==> flow/run.sh <==
#!/bin/bash
# the make line also repeats each setting of config.mk as NAME=value (left out here)
make -C /OpenROAD-flow-scripts/flow DESIGN_CONFIG=/design/flow/config.mk WORK_HOME=/design/flow/orfs CLKGATE_MAP_FILE= finish
==> flow/config.mk <==
export PLATFORM = sky130hd
export DESIGN_NAME = CONV
export DESIGN_NICKNAME = CONV
export VERILOG_FILES = /design/flow/design.v
export SDC_FILE = /design/flow/constraint.sdc
export NUM_CORES = 4
export LEC_CHECK = 0
export ABC_AREA = 1
export CAP_MARGIN = 35
export CORE_MARGIN = 2
export CORE_UTILIZATION = 61
export CTS_CLUSTER_DIAMETER = 159
export CTS_CLUSTER_SIZE = 100
export HOLD_SLACK_MARGIN = 0.28
export PLACE_DENSITY = 0.83
export SETUP_SLACK_MARGIN = 0.06
export SLEW_MARGIN = 20
export TNS_END_PERCENT = 10
==> flow/constraint.sdc <==
create_clock -name core_clock -period 8.0 [get_ports {clk}]
set_input_delay 1.6000 -clock core_clock [delete_from_list [all_inputs] [get_ports {clk}]]
set_output_delay 1.6000 -clock core_clock [all_outputs]
set_load 0.01 [all_outputs]
==> flow/design.v <==
module  CONV(
	input				clk,
	input				rst_n,
	input 				mode,
	input       		in_valid,
	output reg			out_valid,
	output 		[13:0] 	AWADDR,
	output		 [7:0] 	AWLEN,
	output 				AWVALID,
	input 				AWREADY,
	output reg  [31:0]	WDATA,
	output 				WVALID,
	input 				WREADY,
	output 		[13:0] 	ARADDR,
	output 		 [7:0] 	ARLEN,
	output 				ARVALID,
	input 				ARREADY,
	input		[31:0] 	RDATA,
	input 				RVALID,
	output reg			RREADY
);
localparam WEIGHT1 	= 20'hABC2E;
localparam WEIGHT2 	= 20'hB52E2;
localparam WEIGHT3 	= 20'hAF5C4;
localparam WEIGHT4 	= 20'hE5518;
localparam WEIGHT5 	= 20'h71650;
localparam WEIGHT6 	= 20'hA938B;
localparam WEIGHT7 	= 20'h5251F;
localparam WEIGHT8 	= 20'h7DFC0;
localparam WEIGHT9 	= 20'hEB885;
localparam BIAS 	= 16'h1310;
localparam IDLE 	= 4'd0;
localparam CONV_K1 	= 4'd1;
localparam CONV_K2 	= 4'd2;
localparam CONV_K3 	= 4'd3;
localparam CONV_K4 	= 4'd4;
localparam CONV_K5 	= 4'd5;
localparam CONV_K6 	= 4'd6;
localparam CONV_K7 	= 4'd7;
localparam CONV_K8 	= 4'd8;
localparam CONV_K9 	= 4'd9;
localparam RELU 	= 4'd10;
localparam MUL 		= 4'd11;
localparam READ 	= 4'd12;
localparam WRITE_L0 = 4'd13;
localparam POOL 	= 4'd14;
localparam WRITE_L1 = 4'd15;
reg  		 [3:0] 	state_r, state_w, state_tmp;
reg  		 [5:0]	cnt_x, cnt_y;
reg					mode_;
wire 			 	is_up, is_down, is_left, is_right;
wire 				skip_mul;
wire 		[11:0] 	P1, P2, P3, P4, P5, P6, P7, P8, P9;
wire 		[15:0]  data_in;
wire 		[19:0] 	weight;
reg  signed	[35:0] 	product;
reg 				mul_fin;
reg  signed [36:0]	conv_result;
wire 		[31:0]	relu_result;
reg 		[31:0] 	max_pool_result;
wire 				update_mp_result;
assign is_up 	= (cnt_y == 6'd0  || (cnt_y == 6'd1  && mode_));
assign is_down 	= (cnt_y == 6'd63 || (cnt_y == 6'd62 && mode_));
assign is_left 	= (cnt_x == 6'd0  || (cnt_x == 6'd1  && mode_));
assign is_right = (cnt_x == 6'd63 || (cnt_x == 6'd62 && mode_));
assign skip_mul   = (state_tmp == CONV_K1 && (is_up || is_left)) 	||
					(state_tmp == CONV_K2 && (is_up))				||
					(state_tmp == CONV_K3 && (is_up || is_right)) 	||
					(state_tmp == CONV_K4 && (is_left))				||
					(state_tmp == CONV_K6 && (is_right)) 			||
					(state_tmp == CONV_K7 && (is_down || is_left)) 	||
					(state_tmp == CONV_K8 && (is_down)) 			||
					(state_tmp == CONV_K9 && (is_down || is_right));
assign P1 = (mode_ == 1'b0) ? {cnt_y, cnt_x} - 7'd65 : {cnt_y, cnt_x} - 8'd130;
assign P2 = (mode_ == 1'b0) ? {cnt_y, cnt_x} - 7'd64 : {cnt_y, cnt_x} - 8'd128;
assign P3 = (mode_ == 1'b0) ? {cnt_y, cnt_x} - 6'd63 : {cnt_y, cnt_x} - 7'd126;
assign P4 = (mode_ == 1'b0) ? {cnt_y, cnt_x} - 1'd1  : {cnt_y, cnt_x} - 2'd2  ;
assign P5 = (mode_ == 1'b0) ? {cnt_y, cnt_x}		 : {cnt_y, cnt_x}         ;
assign P6 = (mode_ == 1'b0) ? {cnt_y, cnt_x} + 1'd1	 : {cnt_y, cnt_x} + 2'd2  ;
assign P7 = (mode_ == 1'b0) ? {cnt_y, cnt_x} + 6'd63 : {cnt_y, cnt_x} + 7'd126;
assign P8 = (mode_ == 1'b0) ? {cnt_y, cnt_x} + 7'd64 : {cnt_y, cnt_x} + 8'd128;
assign P9 = (mode_ == 1'b0) ? {cnt_y, cnt_x} + 7'd65 : {cnt_y, cnt_x} + 8'd130;
assign data_in = RDATA[31:16];
assign weight = (state_tmp == CONV_K1) ? WEIGHT1 :
				(state_tmp == CONV_K2) ? WEIGHT2 :
				(state_tmp == CONV_K3) ? WEIGHT3 :
				(state_tmp == CONV_K4) ? WEIGHT4 :
				(state_tmp == CONV_K5) ? WEIGHT5 :
				(state_tmp == CONV_K6) ? WEIGHT6 :
				(state_tmp == CONV_K7) ? WEIGHT7 :
				(state_tmp == CONV_K8) ? WEIGHT8 :
				(state_tmp == CONV_K9) ? WEIGHT9 : 20'd0;
assign ARADDR = (state_tmp == CONV_K1) ? P1 :
				(state_tmp == CONV_K2) ? P2 :
				(state_tmp == CONV_K3) ? P3 :
				(state_tmp == CONV_K4) ? P4 :
				(state_tmp == CONV_K5) ? P5 :
				(state_tmp == CONV_K6) ? P6 :
				(state_tmp == CONV_K7) ? P7 :
				(state_tmp == CONV_K8) ? P8 :
				(state_tmp == CONV_K9) ? P9 : 14'd0;
assign ARLEN = 8'd0;
assign ARVALID = (state_r == READ) && (~skip_mul) && (state_tmp != RELU);
assign AWADDR = (state_r == POOL) ? {4'b1000, cnt_y[5:1], cnt_x[5:1]} : {1'b1, cnt_y, cnt_x};
assign AWLEN = 8'd0;
assign AWVALID = (state_r == RELU || state_r == POOL);
assign WVALID = (state_r == WRITE_L0 || state_r == WRITE_L1);
assign relu_result = (conv_result[36]) ? 32'd0 : conv_result[31:0];
assign update_mp_result = ((WDATA > max_pool_result) && WVALID);
always @(*) begin
	case(state_r)
		IDLE: 		state_w = (in_valid) ? READ : IDLE;
		READ: 		state_w = (ARREADY && ~skip_mul) ? state_tmp : READ;
		CONV_K1: 	state_w = (skip_mul) ? READ : ((RVALID) ? MUL : CONV_K1); 
		CONV_K2: 	state_w = (skip_mul) ? READ : ((RVALID) ? MUL : CONV_K2);
		CONV_K3: 	state_w = (skip_mul) ? READ : ((RVALID) ? MUL : CONV_K3);
		CONV_K4: 	state_w = (skip_mul) ? READ : ((RVALID) ? MUL : CONV_K4);
		CONV_K5: 	state_w = (skip_mul) ? READ : ((RVALID) ? MUL : CONV_K5);
		CONV_K6: 	state_w = (skip_mul) ? READ : ((RVALID) ? MUL : CONV_K6);
		CONV_K7: 	state_w = (skip_mul) ? READ : ((RVALID) ? MUL : CONV_K7);
		CONV_K8: 	state_w = (skip_mul) ? READ : ((RVALID) ? MUL : CONV_K8);
		CONV_K9: 	state_w = (skip_mul) ? RELU : ((RVALID) ? MUL : CONV_K9);
		MUL: 		state_w = (state_tmp == CONV_K9) ? RELU : READ;
		RELU: 		state_w = (AWREADY) ? WRITE_L0 : RELU;
		WRITE_L0: 	state_w = (WREADY) ? ((cnt_x[0] && cnt_y[0]) ? POOL : READ) : WRITE_L0;
		POOL: 		state_w = (AWREADY) ? WRITE_L1 : POOL;
		WRITE_L1: 	state_w = (WREADY) ? ((cnt_x[5:1] == 5'd31 && cnt_y[5:1] == 5'd31) ? IDLE : READ) : WRITE_L1;
	endcase
end
always @(posedge clk or negedge rst_n) begin
	if (!rst_n)	state_r <= IDLE;
	else 		state_r <= state_w;
end
always @(posedge clk or negedge rst_n) begin
	if (!rst_n)								state_tmp <= CONV_K1;
	else if (state_r == RELU)				state_tmp <= CONV_K1;
	else if (state_r == MUL) 				state_tmp <= state_tmp + 4'd1;
	else if (state_r == READ && skip_mul) 	state_tmp <= state_tmp + 4'd1;
end
always @(posedge clk or negedge rst_n) begin
	if (!rst_n)	begin
		cnt_x <= 6'd0;
		cnt_y <= 6'd0;
	end
	else if (state_r == WRITE_L0 && WREADY) begin
		cnt_x <= {cnt_x[5:1], cnt_x[0] + 1'd1};
		cnt_y <= (cnt_x[0]) ? {cnt_y[5:1], cnt_y[0] + 1'd1} : cnt_y;
	end
	else if (state_r == WRITE_L1 && WREADY) begin
		cnt_x <= {cnt_x[5:1] + 5'd1, cnt_x[0]};
		cnt_y <= (cnt_x[5:1] == 5'd31) ? {cnt_y[5:1] + 1'd1, cnt_y[0]} : cnt_y;
	end
end
always @(posedge clk or negedge rst_n) begin
	if (!rst_n)			RREADY <= 1'b0;
	else if (ARVALID)	RREADY <= 1'b1;
	else if (RVALID) 	RREADY <= 1'b0;
end
always @(posedge clk or negedge rst_n) begin
	if (!rst_n)					product <= 36'd0;
	else if (state_w == MUL)	product <= $signed(data_in) * $signed(weight);
end
always @(posedge clk or negedge rst_n) begin
	if (!rst_n)					mul_fin <= 1'b0;
	else if (state_w == MUL) 	mul_fin <= 1'b1;
	else 						mul_fin <= 1'b0;
end
always @(posedge clk or negedge rst_n) begin
	if (!rst_n)					conv_result <= BIAS;
	else if (WVALID && WREADY) 	conv_result <= BIAS;
	else if (mul_fin) 			conv_result <= conv_result + product;
end
always @(posedge clk or negedge rst_n) begin
	if (!rst_n)								max_pool_result <= 32'd0;
	else if (state_r == WRITE_L1 && WREADY) max_pool_result <= 32'd0;
	else if (update_mp_result) 				max_pool_result <= WDATA;
end
always @(posedge clk or negedge rst_n) begin
	if (!rst_n)						WDATA <= 32'd0;
	else if (state_w == WRITE_L0)	WDATA <= relu_result;
	else if (state_w == WRITE_L1)	WDATA <= max_pool_result;
	else 							WDATA <= WDATA;
end
always @(posedge clk or negedge rst_n) begin
	if (!rst_n)							out_valid <= 1'b0;
	else if (WREADY && state_w == IDLE) out_valid <= 1'b1;
	else 								out_valid <= 1'b0;
end
always @(posedge clk or negedge rst_n) begin
	if (!rst_n)			mode_ <= 1'b0;
	else if (in_valid) 	mode_ <= mode;
	else 				mode_ <= mode_;
end
endmodule
==> notes.md, run 1 <==
Implementation numbers.

- The fill cell instance count of the final layout is 3286.
- The timing report shows that the slowest cell on the worst path is fa_2.
- The cell count listed in synth_stat.txt is around 3400.
- The synthesized flop and latch total is 161.
- Data on the critical path arrives at its endpoint at ~8 ns.
- Once layout is done, the placed cells without fillers occupy 0.0276 mm^2.
- According to the floorplan report, the total die area is 0.0423 mm^2.
- In the hold timing report, the worst path depth is 2.
- The worst-case setup slack after placement is -0.0857 ns.
- The kind of end point of the critical path is a flip-flop.
- In the synthesized netlist the dominant register cell turns out to be dfrtp_1.
- In this run the standard cell core region covers 0.0399 mm^2.
- The number of levels in the clock H-tree is 4.
- From synthesis to final layout, the design area changed by 11.1%.
- The path depth of the worst reg2reg path is 31.
- Per the post-synthesis report, the number of cells in the design is 3429.
- The main area contributors are fa_1 26%, dfrtp_1 16%, nand2_1 11%, inv_1 11%, ha_1 9.0%.
- The endpoint identified for the worst register-to-register timing path is product[31].
- In the final timing run, aggregate negative setup slack is 0 ns.
- By instance count, the cell type seen most on the critical path is inv_1.
- The final cycle utilization of the critical path is a little over nine tenths.
- On the worst path, the slowest cell contributes a delay of approximately 0.65 ns.
- Clock latency on the worst-skew pair, taken at its later pin, is 0.46 ns.
- The dominant cell by count in the synthesized netlist is nand2_1.
- The number of cells on the critical path is 31.
- The detailed-route DRC error count is 0.
- The floorplan has 73 rows.
- The remaining global-route overflow is 0.
- The maximum clock frequency is 0.131 GHz.
- According to the Yosys statistics, the synthesized design has a chip area of 0.0248 mm^2.
- The via count of the first global-routing pass came to 22700.
- For flop-to-flop paths, the worst setup slack is 0.37 ns.
- The family of cells with the greatest summed delay on the critical path is adder cells.
- The total vias in the final route is 23200.
- The critical path is of the flip-flop to flip-flop type.
- The post-placement cell area is between 0.02 and 0.03 mm^2.
- The first-pass GRT wire length is 116000 um.
- The number of nets still failing antenna checks after routing is 0.
- The area fraction in compound gates is 11.1%.
- The clock sink count is 161.
- The portion of the post-synthesis area used by sequential elements is 16.3%.
- The number of maximum-capacitance violations is 0.
- According to the hold report, the worst path is of the flip-flop to flip-flop type.
- The die span in x is roughly 210 um.
- The final max-slew violation count recorded for this run is 0.
- After synthesis, the most frequently instantiated cells are 749 x nand2_1, 719 x inv_1, 388 x nor2_1.
- The worst slew margin relative to its limit is 45.4%.
- fa_1 takes more of the synthesized area than any other cell.
- Per the CTS log, the root buffer master is clkbuf_16.
- The number of DRC markers in iteration 0 is about 2400.
- The launching point of the worst reg2reg path is state_tmp[0].
- The run finished with no timing, DRC or antenna violations.
- The tally of OpenROAD warnings is 58.
- The first TritonRoute pass finished after 6 iterations.
- Warnings reported by Yosys during synthesis add up to 1.
- The number of distinct standard cells referenced by the synthesized netlist is 53.
- The startpoint identified for the worst hold timing path is product[30].
- The overall fraction of global-route tracks in use is 35.2%.
- The maximum number of pins on one net before global-route repair is 68.
- According to the finish report, the design has a final net count of 4101.
- The TritonCTS buffer count is 17.
- The critical path startpoint category is a flip-flop.
- The fraction of registers with async set or reset after synthesis is 100%.
- The maximum clock skew at final layout is 0.0231 ns.
- The post-DP HPWL is 57000 um.
- The synthesized-area fraction occupied by xor and xnor cells is ~2.4%.
- Per the layout area report, the register area comes to 0.00404 mm^2.
- The initial antenna violation count came to 0.
- The floorplan report gives the top-level pin count as 121.
- Setup repair after global routing could not meet its margin everywhere.
- The die span in y is 206 um.
- For reference, the mux area share after synthesis is 0%.
- The average size of a mapped cell is 7.24 um^2.
- The detailed-route wire length per cell is 17.5 um.
- Routability-driven placement finished with a final weighted congestion of 1.02.
- The adder and majority cell fraction of the synthesized area is 34.8%.
- In the post-route analysis, the smallest setup slack over all paths is 0.372 ns.
- Per STA, the endpoint of the critical path is product[31].
- The effective utilization at floorplan is 62.2%.
- The clock tree from TritonCTS is done.
- The launch point of the worst path is state_tmp[0].
- The worst hold endpoint is product[30].
- The prevailing logic family in the synthesized netlist is adder cells.
- The post-synth count of flops with an enable pin is 0.
- The final period demand of the worst path is 7.63 ns.
- At the pin with the least slew margin, the transition time is 0.816 ns.
- The via density per instance is 5.65.
- The worst endpoint required time is 8.39 ns.
- Per the layout area report, the combinational gate area comes to 0.0176 mm^2.
- The number of antenna cells inserted is 0.
- After Yosys synthesis, and, or, nand and nor cells account for 22.0% of the synthesized area.
- The total detailed-routing wirelength is 71900 um.
- Counting endpoints that fail hold in the final report gives 0.
- The quantity of I/O buffers inserted on ports is 86.
- Together, buffers and inverters on the worst path number 11.
- The clock slew at the register clock pins of the worst setup and hold paths is 0.09 ns.
- The share of synthesized area in the top cell type comes to 25.7%.
- The total setup violations reported at the end of the flow is 0.
- Looking at the clock tree report, the maximum root-to-sink buffer count equals 2.
- In this run, post-CTS hold repair placed 0 buffers.
- STA lists the maximum fanout along the critical path as 7.
- The cell area that synthesis handed to floorplanning was 0.0248 mm^2.
## per-layer routing
| layer | wire (um) | track usage, % | up-vias |
|---|---|---|---|
| li1 | - | - | 10800 |
| met1 | 28300 | 46.7 | 11000 |
| met2 | 33000 | 56.5 | 1250 |
| met3 | 7260 | 5.88 | 204 |
| met4 | 3360 | 16.2 | 0 |
| met5 | 0 | 0 | - |
## layout make-up
class / count / share of cell area [%]
clock buffers: 18 / 1.59
clock inverters: 14 / 0.694
inverters: 733 / 10.0
multi-input cells: 2437 / 63.8
flip-flops and latches: 161 / 14.6
well taps: 525 / 2.38
repair buffers: 212 / 6.83
repair inverters: 1 / 0.0272
## stage by stage
stage / std cells / utilization [%] / hold WS [ns]
4_1_cts: 4080 / 68.4 / 0.491
3_5_place_dp: 4048 / 66.8 / 0.469
5_1_grt: 4101 / 69.1 / 0.517
3_3_place_gp: 4045 / 66.7 / 0.464
2_1_floorplan: 3446 / - / 0.448
6_report: 4101 / 69.1 / 0.491
## timing repair
action / CTS / global route
cloned: 0 / 1
resized: 1 / 35
setup endpoints to repair: 6 / 21
hold endpoints to repair: 0 / 0
pin swaps: 0 / 6
buffers inserted: 0 / 18
==> run 2, diff against run 1 <==
- ABC_AREA: 1 -> not set
- CAP_MARGIN: 35 -> 20
- CORE_UTILIZATION: 61 -> 70
- CTS_CLUSTER_DIAMETER: 159 -> 225
- CTS_CLUSTER_SIZE: 100 -> 43
- HOLD_SLACK_MARGIN: 0.28 -> not set
- PLACE_DENSITY: 0.83 -> not set
- SETUP_SLACK_MARGIN: 0.06 -> 1.42
- TNS_END_PERCENT: 10 -> not set
- clock period: 8.0 -> 4.96 ns (I/O delays scaled with it)
==> notes.md, run 2 <==
Implementation numbers.

- The flow did not finish.
- Progress stopped at global routing.
- The first error in the log reads "[ERROR GRT-0232] Routing congestion too high. Check the congestion heatmap in the GUI".
- The fraction of registers with async set or reset after synthesis was 100% (unchanged).
- The number of levels in the clock H-tree is 4 (unchanged).
- The portion of the post-synthesis area used by sequential elements is 16.7% (+0.44 points).
- The die span in y is 190 um (-7.7%).
- The number of placement rows is 68 (-6.8%).
- The chip area in the Yosys report was 0.0242 mm^2 (-2.6%).
- The area fraction of the dominant cell type after synthesis is 26.4% (+0.69 points).
- The number of ports placed on the die boundary is 121 (unchanged).
- The remaining global-route overflow is between 400 and 500.
- The effective utilization at floorplan was 70.5% (+8.3 points).
- The die span in x is 190 um (-7.7%).
- The synthesized-area fraction occupied by xor and xnor cells is 3.55% (+1.1 points).
- The adder and majority cell fraction of the synthesized area is 35.7% (+0.93 points).
- The cell count listed in synth_stat.txt is 2882 (-16%).
- The largest area contributor in the netlist is fa_1.
- The area of the core region is 0.0343 mm^2 (-14%).
- The number of distinct standard cells referenced by the synthesized netlist is 80 (+51%).
- The count of library flops with an enable pin was 0 (unchanged).
- The area of the mapped netlist is 0.0242 mm^2 (-2.6%).
- The cell sitting at the root of the clock tree is a clkbuf_16.
- After synthesis, the cell types taking the most area are fa_1 26%, dfrtp_1 16%, ha_1 9.3%, inv_1 7.4%, a21oi_1 4.7%.
- In the synthesized netlist the dominant register cell turns out to be dfrtp_1.
- The average size of a mapped cell came to 8.39 um^2 (+16%).
- The prevailing logic family in the synthesized netlist is adder cells.
- Counting instances in the post-synthesis netlist gives the leading cell types as 474 x inv_1, 319 x fa_1, 295 x nand2_1.
- The post-DP HPWL came to 61100 um (+7.1%).
- Global routing consumed, over all layers together, between 80% and 90% of the routing resources.
- The placer's final routability congestion estimate was 1.02 (+0.38%).
- The fraction of the mapped netlist area in simple logic gates is 16.8% (-5.2 points).
- The count of synthesis-stage warnings from yosys was 1 (unchanged).
- The quantity of I/O buffers inserted on ports is 86 (unchanged).
- The worst-case clock buffer depth is 2 (unchanged).
- The clock sink count came to 161 (unchanged).
- The proportion of synthesized area in mux cells is 1.42% (+1.4 points).
- The total die size is 0.0360 mm^2 (-15%).
- In the post-synthesis netlist, the cell with the most instances is inv_1.
- The area fraction in compound gates came to 15.3% (+4.2 points).
- The cell count after synthesis is 2882 (-16%).
- The synthesized flop and latch total is 161 (unchanged).
- The hold buffer count at cts was 0 (unchanged).
- The TritonCTS buffer count is 17 (unchanged).
-- run 2: metal layers --
metal	overflow	track usage, %
met1	2	83.7
met5	2	34.2
met4	172	92.9
met3	4	74.2
met2	244	99.5
-- run 2: stage by stage --
stage	setup TNS, ns	cell area, um^2	cells	worst slack (ns)
after floorplan	-41.10	25100	2899	-2.09
after global placement	-52.50	28300	3603	-2.27
after detailed placement	-57.63	28300	3603	-2.52
after CTS	-53.41	30400	3694	-2.24
-- run 2: repair_timing --
item / 4_1_cts
cloned: 4
resized: 313
buffers inserted: 58
setup endpoints to repair: 90
pin swaps: 98
==> run 3, diff against run 2 <==
- CAP_MARGIN: 20 -> 0
- CORE_UTILIZATION: 70 -> 72
- CTS_CLUSTER_DIAMETER: 225 -> 164
- CTS_CLUSTER_SIZE: 43 -> 93
- PLACE_DENSITY: not set -> 0.36
- SETUP_SLACK_MARGIN: 1.42 -> -0.37
- TNS_END_PERCENT: not set -> 5
- clock period: 4.96 -> 4.6 ns (I/O delays scaled with it)
==> notes.md, run 3 <==
Implementation numbers.

- The run stopped with a tool error.
- The stage where the run ended is global routing.
- The tool reported: "[ERROR GRT-0232] Routing congestion too high. Check the congestion heatmap in the GUI".
- The die span in y came to 187 um (-1.4%).
- The number of ports placed on the die boundary came to 121 (unchanged).
- The dominant cell by count in the synthesized netlist is inv_1.
- The area of the core region is 0.0333 mm^2 (-2.9%).
- The cell count after synthesis is 2882 (unchanged).
- The die span in x is 187 um (-1.4%).
- The chip area in the Yosys report is 0.0242 mm^2 (unchanged).
- The worst-case clock buffer depth came to 2 (unchanged).
- The number of distinct standard cells referenced by the synthesized netlist is 80 (unchanged).
- The area fraction in compound gates is 15.3% (unchanged).
- The area of the mapped netlist is 0.0242 mm^2 (unchanged).
- The proportion of synthesized area in mux cells came to 1.42% (unchanged).
- The cell count listed in synth_stat.txt is 2882 (unchanged).
- The area fraction of the dominant cell type after synthesis is 26.4% (unchanged).
- For reference, the top cells by count after synthesis are 474 x inv_1, 319 x fa_1, 295 x nand2_1.
- The top flip-flop cell by instance count after synthesis is dfrtp_1.
- The count of synthesis-stage warnings from yosys is 1 (unchanged).
- The buffer type at the clock tree root is clkbuf_16.
- The adder and majority cell fraction of the synthesized area is 35.7% (unchanged).
- The effective utilization at floorplan is 72.6% (+2.1 points).
- The largest area contributor in the netlist is fa_1.
- The portion of the post-synthesis area used by sequential elements came to 16.7% (unchanged).
- For reference, the top cells by area after synthesis are fa_1 26%, dfrtp_1 16%, ha_1 9.3%, inv_1 7.4%, a21oi_1 4.7%.
- The total die size is 0.0350 mm^2 (-2.7%).
- The TritonCTS buffer count is 17 (unchanged).
- The synthesized flop and latch total is 161 (unchanged).
- Global routing finished with a remaining overflow of 235.
- The fraction of registers with async set or reset after synthesis is 100% (unchanged).
- The average size of a mapped cell is 8.39 um^2 (unchanged).
- Summed over all routing layers, the global router reports a total usage of between 80% and 90%.
- The count of library flops with an enable pin is 0 (unchanged).
- The clock sink count came to 161 (unchanged).
- The standard cell area after detailed placement was 0.0279 mm^2 (-1.5%).
- The placer's final routability congestion estimate is 1.06 (+3.2%).
- The synthesized-area fraction occupied by xor and xnor cells is 3.55% (unchanged).
- The number of levels in the clock H-tree is 4 (unchanged).
- The fraction of the mapped netlist area in simple logic gates is 16.8% (unchanged).
- The post-DP HPWL came to 61400 um (+0.58%).
- The worst-case setup slack after placement is -2.91 ns (-0.392 ns).
- The quantity of I/O buffers inserted on ports is 86 (unchanged).
- Yosys shows that the main logic family after synthesis is adder cells.
- The number of placement rows is 67 (-1.5%).
-- run 3: metrics by stage --
stage	cells	hold slack [ns]	setup TNS [ns]
after floorplan	2899	0.456	-55.91
after global placement	3599	0.469	-65.39
after detailed placement	3599	0.479	-71.37
after CTS	3708	0.502	-125.97
-- run 3: layer usage --
| layer | track usage [%] | overflow |
|---|---|---|
| met5 | 39.7 | 1 |
| met4 | 84.9 | 89 |
| met3 | 70.2 | 1 |
| met1 | 84.3 | 1 |
| met2 | 97.6 | 143 |
-- run 3: repair_timing --
action,CTS
cloned,2
resized,234
endpoints found under the setup margin,30
pin swaps,176
hold buffers,0
buffers inserted,79
==> run 4, diff against run 3 <==
- CAP_MARGIN: 0 -> 20
- CELL_PAD_IN_SITES_DETAIL_PLACEMENT: not set -> 0
- CELL_PAD_IN_SITES_GLOBAL_PLACEMENT: not set -> 2
- CORE_MARGIN: 2 -> 9
- CORE_UTILIZATION: 72 -> 16
- CTS_CLUSTER_DIAMETER: 164 -> not set
- CTS_CLUSTER_SIZE: 93 -> 30
- GPL_ROUTABILITY_DRIVEN: not set -> 0
- GPL_TIMING_DRIVEN: not set -> 0
- HOLD_SLACK_MARGIN: not set -> 0.24
- MAX_ROUTING_LAYER: not set -> met5
- MIN_ROUTING_LAYER: not set -> met2
- PLACE_DENSITY: 0.36 -> 0.78
- SETUP_SLACK_MARGIN: -0.37 -> 2.06
- TNS_END_PERCENT: 5 -> 10
- clock period: 4.6 -> 7.93 ns (I/O delays scaled with it)
==> notes.md, run 4 <==
Implementation numbers.

- The number of nets still failing antenna checks after routing is 0.
- The total detailed-routing wirelength is 92000 um.
- The launch point of the worst path is state_tmp[0].
- The number of placement rows is 142 (+110%).
- The via count of the first global-routing pass was 33700.
- The design area is 0.0310 mm^2.
- The most frequently used library cell after synthesis is inv_1.
- The tally of OpenROAD warnings is between 50 and 60.
- The report shows a maximum critical-path fanout of 7.
- The area of the mapped netlist was 0.0242 mm^2 (unchanged).
- The later-pin clock latency in the skew report is 0.49 ns.
- The count of library flops with an enable pin was 0 (unchanged).
- The via density per instance is roughly 5.7.
- For hold timing, the worst endpoint is RREADY.
- By startpoint and endpoint, the worst setup path is classified as flip-flop to flip-flop.
- The endpoint of the most critical register-to-register path is product[33].
- The overall fraction of global-route tracks in use is 16.6%.
- For the worst reg-to-reg path, the startpoint reported by OpenROAD is state_tmp[0].
- The number of DRC markers in iteration 0 is 4957.
- The area of the core region is 0.150 mm^2 (+350%).
- Per the final report, max-transition violations number 0.
- The quantity of I/O buffers inserted on ports is 80 (-7.0%).
- The average size of a mapped cell was 8.39 um^2 (unchanged).
- The area fraction of the dominant cell type after synthesis is 26.4% (unchanged).
- The hold buffer count at cts came to 0 (unchanged).
- The biggest area contributor in the post-synthesis netlist is fa_1.
- The number of distinct standard cells referenced by the synthesized netlist is 80 (unchanged).
- The area taken by sequential standard cells is reported as roughly 0.0040 mm^2.
- The buffer type at the clock tree root is clkbuf_16.
- Sorting the synthesized cells by area gives the leading types as fa_1 26%, dfrtp_1 16%, ha_1 9.3%, inv_1 7.4%, a21oi_1 4.7%.
- Along the worst hold path, the cell count comes to 1.
- The kind of end point of the critical path is a flip-flop.
- The capture point of the worst path is product[33].
- The flow ran to the end and the layout has no timing, DRC or antenna violations.
- The synthesized flop and latch total is 161 (unchanged).
- All stages included, the depth of the critical timing path comes to 30.
- Based on the critical path, the design can be clocked at up to around 0.13 GHz.
- The proportion of synthesized area in mux cells was 1.42% (unchanged).
- The fill cell instance count of the final layout is 16700.
- The chip area in the Yosys report is 0.0242 mm^2 (unchanged).
- The final hold violation count recorded for this run is 0.
- The die span in y is 407 um (+120%).
- In the final layout, the multi-input gates occupy 0.0188 mm^2.
- Endpoints with negative setup slack in the final report add up to 0.
- The critical path startpoint category is a flip-flop.
- The transition at the pin with the smallest max-transition slack is between 1 and 1.5 ns.
- The critical path endpoint has a required time of 8.29 ns.
- The portion of the post-synthesis area used by sequential elements was 16.7% (unchanged).
- The utilization of the core after routing is 20.7%.
- The number of ports placed on the die boundary is 121 (unchanged).
- The pre-antenna-repair detailed-routing pass consisted of 13 iterations.
- The worst-case clock buffer depth is 2 (unchanged).
- The net count reported at finish is between 3000 and 4000.
- The area fraction in compound gates is 15.3% (unchanged).
- The final period demand of the worst path is 7.69 ns.
- TritonCTS built the clock tree.
- After global routing the overflow that remains totals 0.
- The die span in x is 407 um (+120%).
- Note that the worst hold path type here is flip-flop to flip-flop.
- The cell count after synthesis was 2882 (unchanged).
- After the flow finishes, the layout carries non-filler instances totaling 5166.
- The detailed-route DRC error count is 0.
- The worst-case max-slew headroom was logged as between 20% and 30%.
- The run reported a max-capacitance violation count of 0.
- In the CTS report, the clock slew at the register clock pins of the worst setup and hold paths is listed as 0.08 ns.
- By area, the combinational part of the netlist is dominated by adder cells.
- Setup repair after global routing could not meet its margin everywhere.
- The critical path's most frequent cell is fa_1.
- The fraction of registers with async set or reset after synthesis is 100% (unchanged).
- Counting cells, the worst reg-to-reg path comes to 30.
- The count of synthesis-stage warnings from yosys was 1 (unchanged).
- The TritonCTS buffer count is 17 (unchanged).
- The adder and majority cell fraction of the synthesized area is 35.7% (unchanged).
- The launch point of the worst hold path is RREADY.
- The largest stage delay on the critical path is about 0.66 ns.
- The number of placed instances, taps included came to 4999 (+39%).
- The number of levels in the clock H-tree is 4 (unchanged).
- Entering global routing, the biggest net connects between 90 and 100 pins.
- Hold is met by 0.484 ns.
- The post-DP HPWL was 69500 um (+13%).
- The synthesized-area fraction occupied by xor and xnor cells is 3.55% (unchanged).
- The top flip-flop cell by instance count after synthesis is dfrtp_1.
- The effective utilization at floorplan is 16.1% (-57 points).
- The layout overhead on the synthesized area is 28.5%.
- The first-pass GRT wire length is 139000 um.
- The final cycle utilization of the critical path is 97.0%.
- The detailed-route wire length per cell is 17.8 um.
- After synthesis, the most frequently instantiated cells are 474 x inv_1, 319 x fa_1, 295 x nand2_1.
- The initial antenna violation count is 2.
- The fraction of the mapped netlist area in simple logic gates is 16.8% (unchanged).
- The cell count listed in synth_stat.txt is 2882 (unchanged).
- The data arrival time at the worst-slack endpoint is a little over 8 ns.
- The standard cell area after detailed placement was 0.0281 mm^2 (+0.81%).
- The cell type of the slowest stage on the worst timing path is dfstp_2.
- Across all register-to-register paths, the minimum setup slack is 0.24 ns.
- The total vias in the final route is 29200.
- The total die size is 0.165 mm^2 (+370%).
- The maximum clock skew at final layout is 0.0182 ns.
- The number of buffers and inverters on the critical path is 11.
- The family of cells with the greatest summed delay on the critical path is adder cells.
- The clock sink count came to 161 (unchanged).
[run 4: layout make-up]
| cell class | instances | area share (%) |
|---|---|---|
| repair buffers | 208 | 6.28 |
| plain buffers | 161 | 4.14 |
| diodes | 11 | 0.0887 |
| clock buffers | 19 | 1.43 |
| well taps | 2016 | 8.13 |
| clock inverters | 13 | 0.480 |
| inverters | 479 | 5.84 |
| flip-flops and latches | 161 | 13.0 |
| multi-input cells | 2098 | 60.6 |
[run 4: through the flow]
step / setup slack, ns / setup TNS (ns)
2_1_floorplan: 0.927 / 0
3_3_place_gp: -2.03 / -327.09
3_5_place_dp: -1.08 / -11.67
4_1_cts: 0.440 / 0
5_1_grt: -0.0103 / -0.0106
6_report: 0.235 / 0
[run 4: routing by layer]
metal  up-vias  wire [um]  track usage (%)
met3       814      39800             23.9
met1     10600          0                -
met2      7998      44900             18.8
met5         -        908             6.34
met4        38       6360             2.45
li1       9751          -                -
[run 4: repair_timing]
item                       in CTS  in global routing
setup endpoints to repair      35                 41
pin swaps                     115                 43
setup buffers                 103                 16
cloned                          5                  0
gates resized                 256                 50
==> run 5, diff against run 4 <==
- CELL_PAD_IN_SITES_DETAIL_PLACEMENT: 0 -> not set
- CELL_PAD_IN_SITES_GLOBAL_PLACEMENT: 2 -> not set
- CORE_MARGIN: 9 -> 2
- CORE_UTILIZATION: 16 -> 72
- CTS_CLUSTER_SIZE: 30 -> 89
- GPL_ROUTABILITY_DRIVEN: 0 -> not set
- GPL_TIMING_DRIVEN: 0 -> not set
- HOLD_SLACK_MARGIN: 0.24 -> -0.09
- MAX_ROUTING_LAYER: met5 -> not set
- MIN_ROUTING_LAYER: met2 -> not set
- PLACE_DENSITY: 0.78 -> 0.66
- SETUP_SLACK_MARGIN: 2.06 -> 1.08
- TNS_END_PERCENT: 10 -> not set
- clock period: 7.93 -> 7.69 ns (I/O delays scaled with it)
==> notes.md, run 5 <==
Implementation numbers.

- The area fraction of the dominant cell type after synthesis is 26.4% (unchanged).
- The proportion of synthesized area in mux cells came to 1.42% (unchanged).
- The cell count after synthesis came to 2882 (unchanged).
- The die span in y is 187 um (-54%).
- The die span in x came to 187 um (-54%).
- The area fraction in compound gates is 15.3% (unchanged).
- The post-DP HPWL came to 54700 um (-21%).
- Sorting the synthesized cells by how often they occur yields 474 x inv_1, 319 x fa_1, 295 x nand2_1.
- The synthesized flop and latch total is 161 (unchanged).
- The number of levels in the clock H-tree is 4 (unchanged).
- Looking at the clock tree report, the root buffer type is clkbuf_16.
- The fraction of registers with async set or reset after synthesis is 100% (unchanged).
- The clock sink count is 161 (unchanged).
- The cell count listed in synth_stat.txt is 2882 (unchanged).
- In the post-synthesis netlist, the cell with the most instances is inv_1.
- The number of distinct standard cells referenced by the synthesized netlist is 80 (unchanged).
- The number of ports placed on the die boundary is 121 (unchanged).
- The total die size was 0.0350 mm^2 (-79%).
- The number of placement rows is 67 (-53%).
- The chip area in the Yosys report was 0.0242 mm^2 (unchanged).
- The run stopped with a tool error.
- The area of the mapped netlist is 0.0242 mm^2 (unchanged).
- The average size of a mapped cell came to 8.39 um^2 (unchanged).
- The placer's final routability congestion estimate is ~1.0.
- The synthesis report lists the most area-consuming cells as fa_1 26%, dfrtp_1 16%, ha_1 9.3%, inv_1 7.4%, a21oi_1 4.7%.
- The area of the core region is 0.0333 mm^2 (-78%).
- The quantity of I/O buffers inserted on ports is 86 (+7.5%).
- The fraction of the mapped netlist area in simple logic gates is 16.8% (unchanged).
- The count of synthesis-stage warnings from yosys came to 1 (unchanged).
- The adder and majority cell fraction of the synthesized area came to 35.7% (unchanged).
- The synthesized-area fraction occupied by xor and xnor cells is 3.55% (unchanged).
- The portion of the post-synthesis area used by sequential elements was 16.7% (unchanged).
- Of all cell types, the one taking the most synthesized area is fa_1.
- The commonest register cell is dfrtp_1.
- The effective utilization at floorplan came to 72.6% (+57 points).
- The worst-case clock buffer depth is 2 (unchanged).
- The count of library flops with an enable pin is 0 (unchanged).
- The TritonCTS buffer count was 17 (unchanged).
- The flow halted during global routing.
- Of the combinational cells, the family taking the most area is adder cells.
-- run 5: through the flow --
stage	hold WS [ns]	cell area (um^2)	setup TNS, ns	cells	setup WS (ns)
2_1_floorplan	0.456	25000	0	2899	0.663
3_3_place_gp	0.464	26600	-0.245	3411	-0.0676
3_5_place_dp	0.481	26700	-1.15	3412	-0.182
4_1_cts	0.499	28600	0	3535	0.616
-- run 5: what timing repair did --
item / 4_1_cts
pin swaps: 130
gates cloned: 8
gates resized: 168
buffers inserted: 83
hold buffers: 0
endpoints found under the setup margin: 25
==> run 6, diff against run 5 <==
- ABC_AREA: not set -> 0
- CAP_MARGIN: 20 -> 40
- CTS_CLUSTER_DIAMETER: not set -> 372
- CTS_CLUSTER_SIZE: 89 -> 95
- HOLD_SLACK_MARGIN: -0.09 -> not set
- PLACE_DENSITY: 0.66 -> 0.4
- SETUP_SLACK_MARGIN: 1.08 -> not set
- clock period: 7.69 -> 4.98 ns (I/O delays scaled with it)
==> notes.md, run 6 <==
Implementation numbers.

- The worst-case setup slack after placement was -2.57 ns (-2.39 ns).
- Overall routing resource usage recorded by global route was between 80 and 90%.
- The total die size is 0.0350 mm^2 (unchanged).
- The number of levels in the clock H-tree is 4 (unchanged).
- The count of library flops with an enable pin is 0 (unchanged).
- The adder and majority cell fraction of the synthesized area is 35.7% (unchanged).
- The flow did not finish.
- Yosys shows that the main logic family after synthesis is adder cells.
- The quantity of I/O buffers inserted on ports was 86 (unchanged).
- The standard cell area after detailed placement was 0.0284 mm^2 (+6.7%).
- In the post-synthesis netlist, the cell with the most instances is inv_1.
- The TritonCTS buffer count was 17 (unchanged).
- The largest area contributor in the netlist is fa_1.
- The number of distinct standard cells referenced by the synthesized netlist is 80 (unchanged).
- The average size of a mapped cell is 8.39 um^2 (unchanged).
- The area fraction in compound gates is 15.3% (unchanged).
- The top flip-flop cell by instance count after synthesis is dfrtp_1.
- The clock sink count is 161 (unchanged).
- The die span in x is 187 um (unchanged).
- The worst-case clock buffer depth came to 2 (unchanged).
- Looking at the clock tree report, the root buffer type is clkbuf_16.
- The number of placed instances, taps included is 3612 (+5.9%).
- The effective utilization at floorplan is 72.6% (unchanged).
- The fraction of the mapped netlist area in simple logic gates is 16.8% (unchanged).
- The stage where the run ended is global routing.
- The count of synthesis-stage warnings from yosys was 1 (unchanged).
- The fraction of registers with async set or reset after synthesis is 100% (unchanged).
- The area of the core region is 0.0333 mm^2 (unchanged).
- The placer's final routability congestion estimate is 1.04 (+1.9%).
- After synthesis, the most frequently instantiated cells are 474 x inv_1, 319 x fa_1, 295 x nand2_1.
- The first error in the log reads "[ERROR GRT-0232] Routing congestion too high. Check the congestion heatmap in the GUI".
- The area of the mapped netlist is 0.0242 mm^2 (unchanged).
- The remaining global-route overflow is 67.
- The number of placement rows is 67 (unchanged).
- The area fraction of the dominant cell type after synthesis was 26.4% (unchanged).
- The chip area in the Yosys report is 0.0242 mm^2 (unchanged).
- The die span in y is 187 um (unchanged).
- The synthesized-area fraction occupied by xor and xnor cells was 3.55% (unchanged).
- The cell count listed in synth_stat.txt was 2882 (unchanged).
- The post-DP HPWL came to 62800 um (+15%).
- The cell count after synthesis came to 2882 (unchanged).
- By area the synthesized netlist is led by fa_1 26%, dfrtp_1 16%, ha_1 9.3%, inv_1 7.4%, a21oi_1 4.7%.
- The proportion of synthesized area in mux cells is 1.42% (unchanged).
- The number of ports placed on the die boundary is 121 (unchanged).
- The portion of the post-synthesis area used by sequential elements is 16.7% (unchanged).
- The synthesized flop and latch total came to 161 (unchanged).
run 6: repair_timing:
| action | CTS |
|---|---|
| pin swaps | 71 |
| hold buffers | 0 |
| endpoints found under the setup margin | 31 |
| cloned | 3 |
| gates resized | 92 |
| buffers inserted | 20 |
run 6: layer usage:
metal	GRT overflow	GRT usage [%]
met3	1	67.5
met5	0	38.7
met2	42	95.5
met4	24	83.2
met1	0	81.5
==> run 7, diff against run 6 <==
- ABC_AREA: 0 -> 1
- CAP_MARGIN: 40 -> 20
- CELL_PAD_IN_SITES_DETAIL_PLACEMENT: not set -> 0
- CORE_UTILIZATION: 72 -> 40
- CTS_CLUSTER_DIAMETER: 372 -> 355
- CTS_CLUSTER_SIZE: 95 -> 99
- GPL_ROUTABILITY_DRIVEN: not set -> 1
- GPL_TIMING_DRIVEN: not set -> 0
- PLACE_DENSITY: 0.4 -> not set
- PLACE_DENSITY_LB_ADDON: not set -> 0.3
- SETUP_SLACK_MARGIN: not set -> 3.34
- TNS_END_PERCENT: not set -> 15
- clock period: 4.98 -> 12.4 ns (I/O delays scaled with it)
==> notes.md, run 7 <==
Implementation numbers.

- The run finished with no timing, DRC or antenna violations.
- In this run the critical path is formed by clkdlybuf4s50_1, clkbuf_1, nand2_1, fa_1, inv_1, fa_1, fa_1, fa_1, fa_1, inv_1, fa_1, inv_1, ha_1, nand2_1, nor2_1, inv_1, nor3_2, nand3_1, o211ai_1, buf_4, xor2_1, nand3_1, nand2_1.
- The cell type of the slowest stage on the worst timing path is clkdlybuf4s50_1.
- The area of the mapped netlist is 0.0248 mm^2 (+2.7%).
- The kind of critical path is input port to flip-flop.
- Per the finish-stage timing summary, setup violations number 0.
- Clock latency on the worst-skew pair, taken at its later pin, is 0.45 ns.
- The number of cells on the critical path is 23.
- The die span in y is 253 um (+35%).
- The area of the core region is 0.0615 mm^2 (+85%).
- The placer's final routability congestion estimate is 0.999 (-3.8%).
- STA classifies the critical path startpoint as an input port.
- The area fraction of the dominant cell type after synthesis is 25.7% (-0.69 points).
- The registers of the reported paths see a clock transition of 0.07 ns.
- The number of ports placed on the die boundary is 121 (unchanged).
- The fraction of the mapped netlist area in simple logic gates was 22.0% (+5.2 points).
- Along the critical path, the tally of buffer and inverter instances is 7.
- The number of placed instances, taps included came to 4320 (+20%).
- The finished layout reports a core utilization of 44.6%.
- The worst-case setup slack after placement is 2.63 ns (+5.20 ns).
- The standard cell area after detailed placement is 0.0267 mm^2 (-6.0%).
- After layout, the worst setup slack is 3.63 ns.
- The total detailed-routing wirelength is 75500 um.
- Per the run summary, max-cap violations total 0.
- The cell count after synthesis is 3429 (+19%).
- The data arrival time at the worst-slack endpoint is about 9.2 ns.
- The worst-case clock buffer depth came to 2 (unchanged).
- The most used flip-flop cell after synthesis is dfrtp_1.
- The clock sink count is 161 (unchanged).
- Of the available clock period, the critical path in the final layout requires 70.7%.
- The detailed-router iteration count before antenna repair is 9.
- The portion of the post-synthesis area used by sequential elements is 16.3% (-0.44 points).
- The adder and majority cell fraction of the synthesized area is 34.8% (-0.93 points).
- The proportion of synthesized area in mux cells is 0% (-1.4 points).
- The number of DRC markers in iteration 0 is 1969.
- The critical path endpoint has a required time of ~13 ns.
- The main area contributors are fa_1 26%, dfrtp_1 16%, nand2_1 11%, inv_1 11%, ha_1 9.0%.
- The buffer type at the clock tree root is clkbuf_16.
- The launch point of the worst path is RDATA[28].
- The type recorded for the worst min-delay path is flip-flop to flip-flop.
- Looking at the max-slew report, the worst-margin pin has a slew of between 1 and 1.5 ns.
- The worst-path maximum fanout is 10.
- By area, the combinational part of the netlist is dominated by adder cells.
- For this run, the slowest stage of the critical path takes 0.65 ns.
- The fraction of registers with async set or reset after synthesis came to 100% (unchanged).
- In the synthesized netlist, the cells that appear most often are 749 x nand2_1, 719 x inv_1, 388 x nor2_1.
- The area fraction in compound gates is 11.1% (-4.2 points).
- The remaining global-route overflow is 0.
- The number of antenna cells inserted is 0.
- The endpoint of the most critical register-to-register path is product[25].
- The finished layout holds between 4000 and 5000 standard cells, fillers aside.
- The total vias in the final route is 22400.
- The number of distinct standard cells referenced by the synthesized netlist is 53 (-34%).
- The detailed-route DRC error count is 0.
- Counting pins that exceed their max-slew limit in the final report gives 0.
- After layout, the setup clock skew is reported as approximately 0.016 ns.
- According to the finish report, the design has a final net count of a little over 4000.
- The routed design shows a wire length per standard cell of 17.3 um.
- The count of synthesis-stage warnings from yosys was 1 (unchanged).
- The design area is 0.0274 mm^2.
- The dominant cell by count in the synthesized netlist is nand2_1.
- Setup repair after global routing could not meet its margin everywhere.
- The launching point of the worst reg2reg path is state_tmp[0].
- Endpoints failing hold in the final report were tallied at 0.
- The synthesized flop and latch total came to 161 (unchanged).
- The largest area contributor in the netlist is fa_1.
- The layout has between 6000 and 7000 filler cells.
- On the critical path the largest part of the delay comes from adder cells.
- The initial antenna violation count is 0.
- Per STA, the library cell used most along the worst path is fa_1.
- The worst hold endpoint is conv_result[35].
- The post-route worst hold slack is 0.490 ns.
- The layout overhead on the synthesized area is 10.4%.
- The clock tree from TritonCTS is done.
- The maximum clock frequency is ~0.11 GHz.
- The count of library flops with an enable pin came to 0 (unchanged).
- The TritonCTS buffer count is 17 (unchanged).
- The effective utilization at floorplan is 40.4% (-32 points).
- The worst register-to-register path has a depth of 30.
- The capture point of the worst path is product[25].
- The quantity of I/O buffers inserted on ports is 83 (-3.5%).
- The number of placement rows was 91 (+36%).
- Dividing the detail-routed via count by the number of cells gives 5.15.
- The number of levels in the clock H-tree came to 4 (unchanged).
- The overall fraction of global-route tracks in use is 24.3%.
- The post-DP HPWL is 63000 um (+0.43%).
- The worst slew margin relative to its limit is 26.3%.
- The cell count listed in synth_stat.txt is 3429 (+19%).
- The chip area in the Yosys report is 0.0248 mm^2 (+2.7%).
- The maximum number of pins on one net before global-route repair is between 90 and 100.
- In this run the tools logged warnings totalling 58.
- The synthesized-area fraction occupied by xor and xnor cells is 2.44% (-1.1 points).
- The final period demand of the worst path is slightly below 9 ns.
- The average size of a mapped cell came to 7.24 um^2 (-14%).
- The detail route stage leaves a number of antenna-violating nets equal to 0.
- The total die size is 0.0640 mm^2 (+83%).
- The first-pass GRT wire length is 122000 um.
- The die span in x is 253 um (+35%).
- Adding up every negative setup slack in the final design gives 0 ns.
- STA classifies the critical path endpoint as a flip-flop.
- For flop-to-flop paths, the worst setup slack is about 3.7 ns.
- The worst hold path depth is 2.
- The via count of the first global-routing pass is 22400.
- The launch point of the worst hold path is conv_result[35].
==> run 7: per-layer routing <==
| layer | GRT usage [%] | wire length (um) | vias up |
|---|---|---|---|
| met2 | 39.9 | 34800 | 747 |
| met5 | 0 | 0 | - |
| met4 | 8.32 | 2340 | 0 |
| li1 | - | - | 10800 |
| met1 | 33.3 | 33800 | 10800 |
| met3 | 2.89 | 4520 | 131 |
==> run 7: what timing repair did <==
action,CTS,global route
cloned,0,0
setup endpoints to repair,7,12
resized,9,25
buffers inserted,0,1
pin swaps,0,1
hold buffers,0,0
==> run 7: cell type report <==
type	count	area [um^2]	area share [%]
buffer	115	596	2.17
clock inverter	15	169	0.617
timing repair buffer	85	873	3.19
tap	790	988	3.61
sequential	161	4040	14.7
inverter	733	2750	10.1
multi-input combinational	2437	17600	64.1
clock buffer	17	425	1.55
==> run 8, diff against run 7 <==
- ABC_AREA: 1 -> not set
- CAP_MARGIN: 20 -> 15
- CELL_PAD_IN_SITES_DETAIL_PLACEMENT: 0 -> not set
- CELL_PAD_IN_SITES_GLOBAL_PLACEMENT: not set -> 1
- CORE_MARGIN: 2 -> 5
- CORE_UTILIZATION: 40 -> 41
- CTS_CLUSTER_DIAMETER: 355 -> not set
- CTS_CLUSTER_SIZE: 99 -> not set
- GPL_ROUTABILITY_DRIVEN: 1 -> not set
- GPL_TIMING_DRIVEN: 0 -> not set
- HOLD_SLACK_MARGIN: not set -> 0.26
- PLACE_DENSITY_LB_ADDON: 0.3 -> 0.05
- SETUP_SLACK_MARGIN: 3.34 -> not set
- TNS_END_PERCENT: 15 -> not set
- clock period: 12.4 -> 8.64 ns (I/O delays scaled with it)
==> notes.md, run 8 <==
Implementation numbers.

- The flow ran to the end and the layout has no timing, DRC or antenna violations.
- The design area was 0.0272 mm^2 (-0.57%).
- The chip area in the Yosys report is 0.0242 mm^2 (-2.6%).
- The standard cell area after detailed placement is 0.0266 mm^2 (-0.32%).
- The number of nets still failing antenna checks after routing is 0 (unchanged).
- The average size of a mapped cell is 8.39 um^2 (+16%).
- Between the synthesized netlist and the finished layout, the area growth was recorded as 12.7%.
- The number of ports placed on the die boundary is 121 (unchanged).
- The overall fraction of global-route tracks in use was 23.2% (-1.2 points).
- The slowest stage of the critical path belongs to the cell fa_1.
- The area of the mapped netlist came to 0.0242 mm^2 (-2.6%).
- The worst register-to-register path begins at state_tmp[1].
- The transition at the pin with the smallest max-transition slack is 1.09 ns (-0.0169 ns).
- The initial antenna violation count was 0 (unchanged).
- Yosys shows that the main logic family after synthesis is adder cells.
- The number of buffers and inverters on the critical path came to 11 (+4).
- The total die size is 0.0639 mm^2 (-0.23%).
- The critical path startpoint category is a flip-flop.
- The total vias in the final route is 20100 (-10%).
- The number of antenna cells inserted was 0 (unchanged).
- The post-route worst hold slack was 0.492 ns (+0.00191 ns).
- The detailed-route DRC error count is 0 (unchanged).
- The tally of OpenROAD warnings is 56 (-3.4%).
- The synthesized flop and latch total is 161 (unchanged).
- The detailed-router iteration count before antenna repair is 5 (-4).
- The commonest cells after synthesis are 474 x inv_1, 319 x fa_1, 295 x nand2_1.
- The cell count after synthesis is 2882 (-16%).
- The type of the tightest min-delay check is flip-flop to flip-flop.
- The worst hold path depth is 1 (-1).
- The fraction of registers with async set or reset after synthesis is 100% (unchanged).
- The synthesized-area fraction occupied by xor and xnor cells came to 3.55% (+1.1 points).
- In this run the most critical hold path is launched from RREADY.
- The total setup violations reported at the end of the flow is 0 (unchanged).
- TritonCTS built the clock tree.
- The largest stage delay on the critical path was 0.56 ns (-0.09 ns).
- The worst endpoint required time came to 8.95 ns (-3.84 ns).
- The first-pass GRT wire length was 118000 um (-2.9%).
- The hold violation count in the final report was 0 (unchanged).
- The detailed-route wire length per cell is 19.2 um (+11%).
- The proportion of synthesized area in mux cells is 1.42% (+1.4 points).
- The data arrival time at the worst-slack endpoint is 8.48 ns (-0.68 ns).
- Setup repair after global routing left no endpoint under its margin.
- Among all flip-flop cells after synthesis, the most frequent one is dfrtp_1.
- The die span in y is 253 um (-0.11%).
- The area fraction in compound gates was 15.3% (+4.2 points).
- The dominant cell by count in the synthesized netlist is inv_1.
- The worst-path maximum fanout is 12 (+2).
- The number of DRC markers in iteration 0 is 1172 (-40%).
- The remaining global-route overflow is 0 (unchanged).
- The fill cell instance count of the final layout is 5774 (-10%).
- The number of placed instances, taps included is 3743 (-13%).
- The final period demand of the worst path is 8.17 ns.
- The reg2reg setup slack came to 0.47 ns (-3.23 ns).
- The number of placement rows is 89 (-2.2%).
- The quantity of I/O buffers inserted on ports was 86 (+3.6%).
- In the hold report, the worst path ends at RREADY.
- The maximum number of pins on one net before global-route repair came to 91 (-5.2%).
- The maximum clock frequency is between 0.1 and 0.15 GHz.
- The portion of the post-synthesis area used by sequential elements is 16.7% (+0.44 points).
- The number of maximum-capacitance violations came to 0 (unchanged).
- The total detailed-routing wirelength is 72600 um (-3.9%).
- The largest total area in the synthesized netlist belongs to fa_1.
- The capture point of the worst path is product[33].
- The adder and majority cell fraction of the synthesized area was 35.7% (+0.93 points).
- The capture point of the worst register-to-register path is recorded as product[33].
- The clock sink count is 161 (unchanged).
- The number of distinct standard cells referenced by the synthesized netlist was 80 (+51%).
- OpenSTA lists the critical path startpoint as state_tmp[1].
- The effective utilization at floorplan is 41.2% (+0.82 points).
- The area of the core region came to 0.0587 mm^2 (-4.6%).
- The net count reported at finish came to 3527 (-14%).
- The final cycle utilization of the critical path is 94.5% (+24 points).
- The TritonCTS buffer count is 17 (unchanged).
- The cell count listed in synth_stat.txt is 2882 (-16%).
- The count of synthesis-stage warnings from yosys was 1 (unchanged).
- The number of cells on the critical path is 30 (+30%).
- The fraction of the mapped netlist area in simple logic gates came to 16.8% (-5.2 points).
- The die span in x is 253 um (-0.11%).
- The area fraction of the dominant cell type after synthesis is 26.4% (+0.69 points).
- The worst-case clock buffer depth is 2 (unchanged).
- By area the synthesized netlist is led by fa_1 26%, dfrtp_1 16%, ha_1 9.3%, inv_1 7.4%, a21oi_1 4.7%.
- The via count of the first global-routing pass was 21100 (-5.8%).
- The number of levels in the clock H-tree is 4 (unchanged).
- The via density per instance came to 5.33 (+3.6%).
- The later-pin clock latency in the skew report is 0.45 ns (about the same).
- The kind of end point of the critical path is a flip-flop.
- The count of library flops with an enable pin is 0 (unchanged).
- The placer's final routability congestion estimate is 0.907 (-9.2%).
- The cell sitting at the root of the clock tree is a clkbuf_16.
- The worst slew margin relative to its limit is 27.1% (+0.84 points).
- The final max-slew violation count is 0 (unchanged).
- The post-DP HPWL was 57500 um (-8.8%).
- The setup path with the least slack is of type flip-flop to flip-flop.
- The number of standard cells in the layout, taps in and fillers out is 3774 (-13%).
- The maximum clock skew at final layout was 0.0133 ns (-0.00279 ns).
- The path depth of the worst reg2reg path is 30 (unchanged).
- The clock slew at the register clock pins of the worst setup and hold paths came to 0.07 ns (about the same).
- The family of cells with the greatest summed delay on the critical path is adder cells.
## run 8: metrics by stage
stage          setup TNS (ns)  util [%]  setup WS [ns]
6_report                    0      46.4          0.473
5_1_grt                     0      46.4         0.0717
4_1_cts                     0      46.4          0.251
3_5_place_dp          -0.0708      45.4        -0.0448
3_3_place_gp                0      45.4        0.00559
2_1_floorplan               0         -          0.843
## run 8: timing repair
action                                  4_1_cts  5_1_grt
hold buffers                                  0        0
gates resized                                 0        3
hold endpoints to repair                      0        0
setup buffers                                 0        0
endpoints found under the setup margin        0        3
## run 8: final cells by class
| class | instances | area [um^2] | area share, % |
|---|---|---|---|
| clock inverters | 14 | 156 | 0.574 |
| multi-input cells | 2098 | 17700 | 65.1 |
| well taps | 773 | 967 | 3.55 |
| flip-flops and latches | 161 | 4040 | 14.8 |
| clock buffers | 17 | 425 | 1.56 |
| repair buffers | 232 | 2120 | 7.79 |
| inverters | 479 | 1800 | 6.60 |
## run 8: routing by layer
metal	up-vias	part of all wire [%]	global-route usage (%)	wire length [um]
met3	90	3.6	2.15	2630
met5	-	0	0	0
li1	9566	-	-	-
met1	10100	44	31.1	32300
met4	0	2.8	6.68	2020
met2	408	49	40.2	35600
==> run 9, diff against run 8 <==
- CAP_MARGIN: 15 -> 20
- CELL_PAD_IN_SITES_GLOBAL_PLACEMENT: 1 -> not set
- CORE_MARGIN: 5 -> 2
- CORE_UTILIZATION: 41 -> 72
- HOLD_SLACK_MARGIN: 0.26 -> not set
- PLACE_DENSITY: not set -> 0.67
- PLACE_DENSITY_LB_ADDON: 0.05 -> not set
- clock period: 8.64 -> 7.29 ns (I/O delays scaled with it)
==> notes.md, run 9 <==
Implementation numbers.

- The fraction of registers with async set or reset after synthesis is 100% (unchanged).
- The standard cell area after detailed placement is 0.0274 mm^2 (+2.7%).
- The worst-case clock buffer depth is 2 (unchanged).
- The proportion of synthesized area in mux cells is 1.42% (unchanged).
- The post-DP HPWL came to 58200 um (+1.2%).
- The count of synthesis-stage warnings from yosys is 1 (unchanged).
- The top flip-flop cell by instance count after synthesis is dfrtp_1.
- The adder and majority cell fraction of the synthesized area is 35.7% (unchanged).
- The synthesized flop and latch total is 161 (unchanged).
- The number of levels in the clock H-tree is 4 (unchanged).
- The synthesized-area fraction occupied by xor and xnor cells is 3.55% (unchanged).
- The cell count listed in synth_stat.txt is 2882 (unchanged).
- The run stopped with a tool error.
- The most frequently used library cell after synthesis is inv_1.
- The area fraction of the dominant cell type after synthesis was 26.4% (unchanged).
- The die span in y is 187 um (-26%).
- The number of placement rows is 67 (-25%).
- The TritonCTS buffer count is 17 (unchanged).
- The number of ports placed on the die boundary was 121 (unchanged).
- The portion of the post-synthesis area used by sequential elements was 16.7% (unchanged).
- The area of the mapped netlist is 0.0242 mm^2 (unchanged).
- The fraction of the mapped netlist area in simple logic gates was 16.8% (unchanged).
- The total die size was 0.0350 mm^2 (-45%).
- The largest area contributor in the netlist is fa_1.
- The buffer type at the clock tree root is clkbuf_16.
- The worst-case setup slack after placement is -0.864 ns (-0.819 ns).
- The area fraction in compound gates is 15.3% (unchanged).
- The synthesis run shows the most used standard cells to be 474 x inv_1, 319 x fa_1, 295 x nand2_1.
- The placer's final routability congestion estimate came to 0.989 (+9.1%).
- The chip area in the Yosys report is 0.0242 mm^2 (unchanged).
- The synthesis run identifies the leading combinational cell family as adder cells.
- The area of the core region is 0.0333 mm^2 (-43%).
- The stage where the run ended is global routing.
- The number of distinct standard cells referenced by the synthesized netlist is 80 (unchanged).
- The average size of a mapped cell is 8.39 um^2 (unchanged).
- The effective utilization at floorplan is 72.6% (+31 points).
- The cell count after synthesis is 2882 (unchanged).
- The quantity of I/O buffers inserted on ports is 86 (unchanged).
- The main area contributors are fa_1 26%, dfrtp_1 16%, ha_1 9.3%, inv_1 7.4%, a21oi_1 4.7%.
- The clock sink count was 161 (unchanged).
- The die span in x is 187 um (-26%).
- The count of library flops with an enable pin is 0 (unchanged).
[run 9: stage by stage]
stage	TNS [ns]	util (%)	cells
floorplan	-0.0563	-	2899
global placement	-7.96	82.2	3546
detailed placement	-10.57	82.2	3546
CTS	-0.0417	86.1	3612
[run 9: what timing repair did]
item | 4_1_cts
buffers inserted | 34
pin swaps | 85
cloned | 1
hold buffers | 0
endpoints found under the setup margin | 15
gates resized | 113
